==> flow/design.v (excerpt) <==
module hdmi
#(parameter FREQ=25200000, FS=48000, CTS=25200, N=6144)
 (
   input        I_CLK_PIXEL,
   input        I_RESET,      
   input [7:0]  I_R,
   input [7:0]  I_G,
   input [7:0]  I_B,
   input        I_BLANK,
   input        I_HSYNC,
   input        I_VSYNC,
   input        I_ASPECT_169,
   input        I_AUDIO_ENABLE,
   input [15:0] I_AUDIO_PCM_L,
   input [15:0] I_AUDIO_PCM_R,
   output [9:0] O_RED,    
   output [9:0] O_GREEN,  
   output [9:0] O_BLUE    
);
For scale: ~4600 cells after synthesis, about 1200 flip-flops, ~93 I/O pins, about 0.043 mm^2 of cells after synthesis.
make LEC_CHECK=0 ABC_AREA=0 CAP_MARGIN=30 CELL_PAD_IN_SITES_DETAIL_PLACEMENT=2 CELL_PAD_IN_SITES_GLOBAL_PLACEMENT=3 CORE_ASPECT_RATIO=0.99 CORE_MARGIN=2 CORE_UTILIZATION=25 CTS_CLUSTER_DIAMETER=187 HOLD_SLACK_MARGIN=0.01 MAX_ROUTING_LAYER=met4 MIN_ROUTING_LAYER=met2 SETUP_SLACK_MARGIN=2.08 SLEW_MARGIN=30 finish   # period 10.0 ns
run.sh (not shown) runs the stock make flow with config.mk's settings and CLKGATE_MAP_FILE=.
The first run produced a clean layout.
Then changed:
Settings changed: ABC_AREA 0 to unset, CAP_MARGIN 30 to 10, CELL_PAD_IN_SITES_DETAIL_PLACEMENT 2 to unset, CELL_PAD_IN_SITES_GLOBAL_PLACEMENT 3 to unset, CORE_ASPECT_RATIO 0.99 to unset, CORE_UTILIZATION 25 to 72, CTS_CLUSTER_DIAMETER 187 to unset, CTS_CLUSTER_SIZE set to 35, HOLD_SLACK_MARGIN 0.01 to unset, MIN_ROUTING_LAYER met2 to unset, PLACE_DENSITY set to 0.64, SETUP_SLACK_MARGIN 2.08 to unset, SLEW_MARGIN 30 to 20.
Clock period 10.0 ns to 6.75 ns, I/O delays scaled along.
This time the run reached the layout checks and failed them: negative setup slack.
First-iteration DRC count falls by 11%.
Critical path depth falls by 2.
Clock power rises by about 20%.
Combinational power rises by about 90%.
Then changed:
Settings changed: ABC_AREA set to 0, MAX_ROUTING_LAYER met4 to unset, PLACE_DENSITY 0.64 to unset, SETUP_SLACK_MARGIN set to -0.45.
Clock period 6.75 ns to 5.0 ns, I/O delays scaled along.
This time the run finished but failed the layout checks on max-capacitance violations, max-slew violations, negative setup slack.
Non-clock buffer count is higher by 66.
Clock-buffer cell count goes down by 7.
Sequential share of layout area came out lower by 0.64 points.
Worst setup slack gets worse by 1.9 ns.
Total power came out higher by well over a third.
Core utilization rose by 1.2 points.
Routed wire length went up by about a fifth.
Synthesized cell count stays the same.
Sequential power rises by a quarter to a third.
First-iteration DRC count rises by roughly a tenth.

## try-pepper
Starting RTL as in the previous note.
Settings: LEC_CHECK=0, ABC_AREA=0, CAP_MARGIN=5, CORE_MARGIN=2, CORE_UTILIZATION=72, CTS_CLUSTER_SIZE=27, HOLD_SLACK_MARGIN=0.29, PLACE_DENSITY_LB_ADDON=0.0, SETUP_SLACK_MARGIN=1.27, SLEW_MARGIN=40; clock period 5.0 ns.
The final report for try-pepper shows a completed flow and a layout that fails verification, specifically negative setup slack.
The following lists how try-violet was set up differently from try-pepper:
==> flow/config.mk <==
export PLATFORM = sky130hd
export DESIGN_NAME = hdmi
export DESIGN_NICKNAME = hdmi
export VERILOG_FILES = /design/flow/design.v
export SDC_FILE = /design/flow/constraint.sdc
export NUM_CORES = 4
export LEC_CHECK = 0
export CAP_MARGIN = 20
export CORE_MARGIN = 2
export CORE_UTILIZATION = 70
export CTS_CLUSTER_SIZE = 35
export SETUP_SLACK_MARGIN = 1.3
export SLEW_MARGIN = 20
==> flow/constraint.sdc <==
create_clock -name core_clock -period 5.1 [get_ports {I_CLK_PIXEL}]
set_input_delay 1.0200 -clock core_clock [delete_from_list [all_inputs] [get_ports {I_CLK_PIXEL}]]
set_output_delay 1.0200 -clock core_clock [all_outputs]
set_load 0.01 [all_outputs]
Results
- Taking try-pepper as the reference, in try-violet final period utilization went up 3.7 points, number of antenna cells inserted went down 1.
- Routed wire length down about 7% in try-violet wrt try-pepper
- | try-violet | all stages done | FAIL | negative setup slack |
- try-violet vs try-pepper: post-synthesis to final-layout area growth down in try-violet
- Between try-pepper and try-violet, the number of input and output port buffers inserted figures differ only marginally.
- [compare] base=try-pepper new=try-violet: tightest slew margin relative to the limit now smaller; final standard cell utilization of the core fell by 2.3 points.
Relative to try-violet, the following input files were edited for try-juniper:
diff --git a/flow/config.mk b/flow/config.mk
--- a/flow/config.mk
+++ b/flow/config.mk
@@ -6,8 +6,8 @@
 export NUM_CORES = 4
 export LEC_CHECK = 0
-export CAP_MARGIN = 20
+export CAP_MARGIN = 10
 export CORE_MARGIN = 2
-export CORE_UTILIZATION = 70
+export CORE_UTILIZATION = 68
 export CTS_CLUSTER_SIZE = 35
-export SETUP_SLACK_MARGIN = 1.3
+export MAX_ROUTING_LAYER = met4
 export SLEW_MARGIN = 20
==> flow/constraint.sdc <==
create_clock -name core_clock -period 8.1 [get_ports {I_CLK_PIXEL}]
set_input_delay 1.6200 -clock core_clock [delete_from_list [all_inputs] [get_ports {I_CLK_PIXEL}]]
set_output_delay 1.6200 -clock core_clock [all_outputs]
set_load 0.01 [all_outputs]
Notes after the runs:
- In summary, try-juniper completed successfully, with a layout that passed the timing, DRC and antenna checks.
- Per the comparison of try-juniper with try-violet, number of instances on the worst hold path was more or less identical; clock buffer count went up by about 13%.
- When the final numbers for try-juniper and try-violet were put side by side, the non-clock buffer count turned out to be greater in try-violet.
- Timing endpoint of the critical path: enc2.dc_bias[3]$_SDFFCE_PN0P_ -> try-violet, enc1.dc_bias[3]$_SDFFCE_PN0P_ -> try-juniper
- After detailed routing, try-violet needs more wire than try-juniper.
- Comparing try-juniper and try-violet, the higher number of cells on the worst reg-to-reg path was measured on try-violet.
- Sequential cell count: try-violet vs try-juniper identical
- Compared with try-violet, try-juniper improves minimum period implied by the final worst setup slack.
- met3 track demand over resource in global routing sits lower in try-juniper than in try-violet.
- There was hardly any difference in total cells reported by yosys after synthesis between try-violet and try-juniper.
- The lower final weighted congestion of routability-driven global placement came out of try-juniper.
#### Input delta (try-cedar over try-juniper)
==> flow/config.mk <==
export PLATFORM = sky130hd
export DESIGN_NAME = hdmi
export DESIGN_NICKNAME = hdmi
export VERILOG_FILES = /design/flow/design.v
export SDC_FILE = /design/flow/constraint.sdc
export NUM_CORES = 4
export LEC_CHECK = 0
export CAP_MARGIN = 20
export CORE_MARGIN = 2
export CORE_UTILIZATION = 21
export SLEW_MARGIN = 20
==> flow/constraint.sdc <==
create_clock -name core_clock -period 10.9 [get_ports {I_CLK_PIXEL}]
set_input_delay 2.1800 -clock core_clock [delete_from_list [all_inputs] [get_ports {I_CLK_PIXEL}]]
set_output_delay 2.1800 -clock core_clock [all_outputs]
set_load 0.01 [all_outputs]
### Flow results
- Changes observed in try-cedar relative to try-juniper: via count lost about 1%, layout overhead on the synthesized area picked up an extra 5.8 points.
- try-cedar vs try-juniper, slowest stage cell on the critical path: xnor2_1 vs fa_1
- Routed wire length: try-cedar > try-juniper
Power is estimated from default activity; no workload was simulated.
